## run 1
// organ_tone
module organ_tone (
    input  logic        clk,
    input  logic        rst,
    input  logic [3:0]  SW,
    output logic        tone,
    output logic [15:0] lcd_freq
);
make LEC_CHECK=0 CAP_MARGIN=20 CORE_ASPECT_RATIO=1.84 CORE_MARGIN=2 CORE_UTILIZATION=59 CTS_CLUSTER_DIAMETER=86 GPL_ROUTABILITY_DRIVEN=1 MAX_ROUTING_LAYER=met5 PLACE_DENSITY=0.62 SETUP_SLACK_MARGIN=5.0 SLEW_MARGIN=20 TNS_END_PERCENT=5 finish   # period 113.0 ns
run.sh (not shown) runs the stock make flow with config.mk's settings and CLKGATE_MAP_FILE=.
Run 1 finished all stages; the layout is clean.
Relative to run 1, the following input files were edited for run 2:
Settings: changing CORE_UTILIZATION from 59 to 72; setting ABC_AREA to 1 for the first time; changing PLACE_DENSITY from 0.62 to 0.38; removing CORE_ASPECT_RATIO (formerly 1.84); removing GPL_ROUTABILITY_DRIVEN (formerly 1); removing TNS_END_PERCENT (formerly 5); removing SETUP_SLACK_MARGIN (formerly 5.0); removing MAX_ROUTING_LAYER (formerly met5); removing CTS_CLUSTER_DIAMETER (formerly 86); changing the clock period (ns, I/O delays scaled along) from 113.0 to 139.0.
==> results <==
[compare] base=run 1 new=run 2: chip area in the Yosys report has increased, global-route wire length before repair has decreased, sequential fraction of total cell area has remained practically unchanged, global-route total usage across every layer has increased, height of the chip has decreased. Final cell count in run 2 is 27% higher than in run 1. Delta (run 2 minus run 1): post-synthesis instance area up about 5.6%; H-tree depth held.
Relative to run 2, the following input files were edited for run 3:
Settings: an added CTS_CLUSTER_DIAMETER of 232; a change of CORE_UTILIZATION from 72 to 63; a deleted PLACE_DENSITY that had been 0.38; a deleted ABC_AREA that had been 1; a change of the clock period (ns, I/O delays scaled along) from 139.0 to 54.0.
Findings:
Delta(core area, run 3 - run 2) > 0. For chip area in the Yosys report, dividing the value from run 2 by the value from run 3 gives 1.06. Run 3 ends up with a area share of xor/xnor cells in the synthesized design that is 3.9 points higher than in run 2. On simple-gate portion of the synthesized area: run 3 sits below run 2. In the summary table, run 3 is marked failed, with error DPL-0038 raised in clock tree synthesis (4_1_cts). Looking at main combinational cell family by area after synthesis, the AND-OR/OR-AND gates result is from run 3; the simple AND/OR/NAND/NOR gates one comes from run 2. Run 3 vs run 2, routability congestion estimate went up by about 2.6%.

========
== north ==
The RTL this note starts from:
==> flow/design.v <==
`default_nettype none
module organ_tone (
    input  logic        clk,
    input  logic        rst,
    input  logic [3:0]  SW,
    output logic        tone,
    output logic [15:0] lcd_freq
);
logic newclock;  
logic reset;  
logic [31:0]d;  
logic [31:0]desiredfreq;  
logic [23:0] LcdDisplay;  
logic [31:0] ScopeInfoB;  
getdesiredfreq getfreq (.clk(clk), .SW(SW[3:1]),.desiredfreq(desiredfreq),
.LcdDisplay(LcdDisplay),.LcdinfoDisplay(lcd_freq),.ScopeInfoB(ScopeInfoB));
counter counter1(.clk(clk), .reset(reset | rst), .Q(d));
clockdiv clockdiv1(.d(d),.desiredfreq(desiredfreq),.clk(clk),.rst(rst),.reset(reset),.newclock(newclock));
mux2 mux (.a(newclock), .b(1'b0),.sel(SW[0]),.out(tone));
endmodule
module counter(input logic clk, input logic reset, output logic [31:0] Q);
always_ff @ (posedge (clk))
begin 
	if (reset)
		begin
		Q<=32'b1;
		end
	else
		Q<=Q+32'b1;
end
endmodule
module clockdiv (input logic [31:0] d,input logic [31:0] desiredfreq,input logic clk, input logic rst, output logic reset, output logic newclock);
always_ff @ (posedge (clk))
begin
	if (rst)
		begin
		newclock<=1'b0;
		reset<=1'b0;
		end
	else if (d==((32'd25000000/(desiredfreq))-32'd1))
		begin
		newclock<=1'b1;
		end
	else if (d>=((32'd50000000/(desiredfreq))-32'b1))
		begin
		newclock<=1'b0;
		reset<=1'b1;
		end
	else
		begin
		newclock<= newclock;
		reset<=1'b0;
		end
end
endmodule
module getdesiredfreq (
input logic clk, 
input logic [2:0] SW,
output logic [31:0] desiredfreq, 
output logic [23:0] LcdDisplay,
output logic [15:0] LcdinfoDisplay,
output logic [31:0] ScopeInfoB);
parameter character_0 =8'h30;
parameter character_1 =8'h31;
parameter character_2 =8'h32;
parameter character_3 =8'h33;
parameter character_4 =8'h34;
parameter character_5 =8'h35;
parameter character_6 =8'h36;
parameter character_7 =8'h37;
parameter character_8 =8'h38;
parameter character_9 =8'h39;
parameter character_A =8'h41;
parameter character_B =8'h42;
parameter character_C =8'h43;
parameter character_D =8'h44;
parameter character_E =8'h45;
parameter character_F =8'h46;
parameter character_G =8'h47;
parameter character_H =8'h48;
parameter character_I =8'h49;
parameter character_J =8'h4A;
parameter character_K =8'h4B;
parameter character_L =8'h4C;
parameter character_M =8'h4D;
parameter character_N =8'h4E;
parameter character_O =8'h4F;
parameter character_P =8'h50;
parameter character_Q =8'h51;
parameter character_R =8'h52;
parameter character_S =8'h53;
parameter character_T =8'h54;
parameter character_U =8'h55;
parameter character_V =8'h56;
parameter character_W =8'h57;
parameter character_X =8'h58;
parameter character_Y =8'h59;
parameter character_Z =8'h5A;
parameter character_lowercase_a= 8'h61;
parameter character_lowercase_b= 8'h62;
parameter character_lowercase_c= 8'h63;
parameter character_lowercase_d= 8'h64;
parameter character_lowercase_e= 8'h65;
parameter character_lowercase_f= 8'h66;
parameter character_lowercase_g= 8'h67;
parameter character_lowercase_h= 8'h68;
parameter character_lowercase_i= 8'h69;
parameter character_lowercase_j= 8'h6A;
parameter character_lowercase_k= 8'h6B;
parameter character_lowercase_l= 8'h6C;
parameter character_lowercase_m= 8'h6D;
parameter character_lowercase_n= 8'h6E;
parameter character_lowercase_o= 8'h6F;
parameter character_lowercase_p= 8'h70;
parameter character_lowercase_q= 8'h71;
parameter character_lowercase_r= 8'h72;
parameter character_lowercase_s= 8'h73;
parameter character_lowercase_t= 8'h74;
parameter character_lowercase_u= 8'h75;
parameter character_lowercase_v= 8'h76;
parameter character_lowercase_w= 8'h77;
parameter character_lowercase_x= 8'h78;
parameter character_lowercase_y= 8'h79;
parameter character_lowercase_z= 8'h7A;
parameter character_colon = 8'h3A;           
parameter character_stop = 8'h2E;            
parameter character_semi_colon = 8'h3B;    
parameter character_minus = 8'h2D;          
parameter character_divide = 8'h2F;          
parameter character_plus = 8'h2B;           
parameter character_comma = 8'h2C;           
parameter character_less_than = 8'h3C;     
parameter character_greater_than = 8'h3E;  
parameter character_equals = 8'h3D;          
parameter character_question = 8'h3F;       
parameter character_dollar = 8'h24;          
parameter character_space=8'h20;            
parameter character_exclaim=8'h21;           
always_comb
	case(SW[2:0])
	3'b000: 
		begin
		desiredfreq=32'd523; 
		LcdDisplay={character_D,character_O,character_space}; 
		LcdinfoDisplay=16'h0523;
		ScopeInfoB={character_S,character_0,character_0,character_0};
		end
	3'b001: 
		begin 
		desiredfreq=32'd587; 
		LcdDisplay={character_R,character_E,character_space}; 
		LcdinfoDisplay=16'h0587;
		ScopeInfoB={character_S,character_0,character_0,character_1};
		end
	3'b010: 
		begin 
		desiredfreq=32'd659; 
		LcdDisplay={character_M, character_E,character_space}; 
		LcdinfoDisplay=16'h0659;
		ScopeInfoB={character_S,character_0,character_1,character_0};
		end
	3'b011: 
		begin 
		desiredfreq=32'd698; 
		LcdDisplay={character_F, character_A,character_space}; 
		LcdinfoDisplay=16'h0698;
		ScopeInfoB={character_S,character_0,character_1,character_1};
		end
	3'b100: 
		begin 
		desiredfreq=32'd783; 
		LcdDisplay={character_S, character_O,character_space}; 
		LcdinfoDisplay=16'h0783;
		ScopeInfoB={character_S,character_1,character_0,character_0};
		end
	3'b101: 
		begin 
		desiredfreq=32'd880; 
		LcdDisplay={character_L, character_A,character_space}; 
		LcdinfoDisplay=16'h0880;
		ScopeInfoB={character_S,character_1,character_0,character_1};
		end
	3'b110: 
		begin 
		desiredfreq=32'd987; 
		LcdDisplay={character_T, character_I,character_space};
		LcdinfoDisplay=16'h0987;
		ScopeInfoB={character_S,character_1,character_1,character_0};
		end
	3'b111: 
		begin 
		desiredfreq=32'd1046; 
		LcdDisplay={character_D, character_O, character_2};
		LcdinfoDisplay=16'h1046;
		ScopeInfoB={character_S,character_1,character_1,character_1};
		end
	default:
		begin 
		desiredfreq=32'd1000; 
		LcdDisplay={character_N, character_O,character_space};		
		LcdinfoDisplay=16'h1000;
		ScopeInfoB={character_S,character_lowercase_z,character_lowercase_z,character_lowercase_z};
		end 
	endcase
endmodule
module mux2 (input logic a, input logic b, input logic sel, output logic out);
assign out=sel?a:b;
endmodule
clock: 57.6 ns
lec_check: 0
abc_area: 1
cap_margin: 20
core_margin: 2
core_utilization: 58
cts_cluster_diameter: 362
slew_margin: 20
north never completed; the flow aborted with a tool error in 5_1_grt.
Setup changes, north to south
# north
export LEC_CHECK = 0
export ABC_AREA = 1
export CAP_MARGIN = 20
export CORE_MARGIN = 2
export CORE_UTILIZATION = 58
export CTS_CLUSTER_DIAMETER = 362
export SLEW_MARGIN = 20
create_clock -name core_clock -period 57.6 [get_ports {clk}]
# south
export LEC_CHECK = 0
export CAP_MARGIN = 20
export CORE_MARGIN = 2
export CORE_UTILIZATION = 40
export SLEW_MARGIN = 20
create_clock -name core_clock -period 100.0 [get_ports {clk}]
--- outcome ---
Lower placement-stage worst setup slack among south and north: north. north → south: final RePlAce weighted congestion shrank by 13%, fraction of synthesized area in multiplexers grew by 4.8 points, post-synthesis average cell area grew by about 25%. Against north, die outline area in south came out worse. south — effective utilization at floorplan 18 points lower, north as reference. south: done, clean on timing, DRC and antenna. Of south and north, north shows the higher number of instances resized during post-cts repair, with south below it. In the tables for south and north, placement row count reads lower with north. Summary: with north as the reference, synthesized instance count in south moved down by more than 10%. Diff south and north: post-CTS repair timing setup buffer count higher in north. Area of the synthesized netlist per yosys stat, south and north, higher one = north.
Relative to south, the following input files were edited for east:
# south
export LEC_CHECK = 0
export CAP_MARGIN = 20
export CORE_MARGIN = 2
export CORE_UTILIZATION = 40
export SLEW_MARGIN = 20
create_clock -name core_clock -period 100.0 [get_ports {clk}]
# east
export LEC_CHECK = 0
export CAP_MARGIN = 20
export CORE_ASPECT_RATIO = 1.93
export CORE_MARGIN = 2
export CORE_UTILIZATION = 59
export CTS_CLUSTER_DIAMETER = 381
export CTS_CLUSTER_SIZE = 98
export GPL_TIMING_DRIVEN = 0
export PLACE_DENSITY = 0.42
export SLEW_MARGIN = 20
create_clock -name core_clock -period 100.0 [get_ports {clk}]
==> results <==
- south → east: horizontal extent of the die went down 150 µm; pre-CTS worst setup slack went down 10470 ps; floorplan row count went up 15%.
- east never completed, since it errored out during 5_1_grt.
- Taking south as the reference, in east effective utilization at floorplan higher; maximum root-to-sink buffer count flat.
- east vs. south: area of placed instances now sits higher, number of placed cells counting well taps now sits lower, chip height now sits higher.
- Number of cell instances after yosys synthesis of south is on par with east.
- The die of east is smaller than the one used in south.
## Diff of input files: west against east
# east
export LEC_CHECK = 0
export CAP_MARGIN = 20
export CORE_ASPECT_RATIO = 1.93
export CORE_MARGIN = 2
export CORE_UTILIZATION = 59
export CTS_CLUSTER_DIAMETER = 381
export CTS_CLUSTER_SIZE = 98
export GPL_TIMING_DRIVEN = 0
export PLACE_DENSITY = 0.42
export SLEW_MARGIN = 20
create_clock -name core_clock -period 100.0 [get_ports {clk}]
# west
export LEC_CHECK = 0
export CAP_MARGIN = 20
export CORE_MARGIN = 3
export CORE_UTILIZATION = 26
export CTS_CLUSTER_SIZE = 54
export GPL_TIMING_DRIVEN = 1
export HOLD_SLACK_MARGIN = 0.28
export PLACE_DENSITY_LB_ADDON = 0.01
export SLEW_MARGIN = 20
export TNS_END_PERCENT = 55
create_clock -name core_clock -period 100.0 [get_ports {clk}]
Findings:
west completed every stage of the flow, and the final layout passed the timing, design-rule and antenna checks. Post-cts gate resize count (west over east): decrease, 121. Summary of west over east: per-instance average area after synthesis ~0 delta; standard-cell row count +12; starting density of the core -33 points; die area +130%; horizontal die dimension +110%. Synthesized cell count came out exactly the same in west and east.
Input-level comparison between middle and west:
# west
export LEC_CHECK = 0
export CAP_MARGIN = 20
export CORE_MARGIN = 3
export CORE_UTILIZATION = 26
export CTS_CLUSTER_SIZE = 54
export GPL_TIMING_DRIVEN = 1
export HOLD_SLACK_MARGIN = 0.28
export PLACE_DENSITY_LB_ADDON = 0.01
export SLEW_MARGIN = 20
export TNS_END_PERCENT = 55
create_clock -name core_clock -period 100.0 [get_ports {clk}]
# middle
export LEC_CHECK = 0
export CAP_MARGIN = 20
export CORE_MARGIN = 2
export CORE_UTILIZATION = 56
export SLEW_MARGIN = 20
create_clock -name core_clock -period 70.7 [get_ports {clk}]
[summary]
In middle the implementation ran to completion but is not tape-out ready, as the final checks report setup timing.
Relative to west, setup slack has decreased by 8010 ps in middle.
Going from west to middle, wire length of the first global-routing pass went down by 24000 µm, detailed-route wire length went down by 25000 µm.
Looking at chip area, middle sits 54% below west.
Summary of middle over west: insertion delay at the late pin of the worst-skew pair essentially unchanged; sequential cell count essentially unchanged; via count of the first global-routing pass increased 10400; total setup buffers inserted after CTS increased 98.
Of the two values seen for launch point of the worst path, SW[1] was produced by middle and SW[2] by west.
sky130_fd_sc_hd__o21ai_0 as the slowest stage cell on the critical path was reported by middle, and sky130_fd_sc_hd__or4_1 by west.
Taking west as 1.0, middle lands at 1.3 on number of buffer and inverter stages on the critical path.
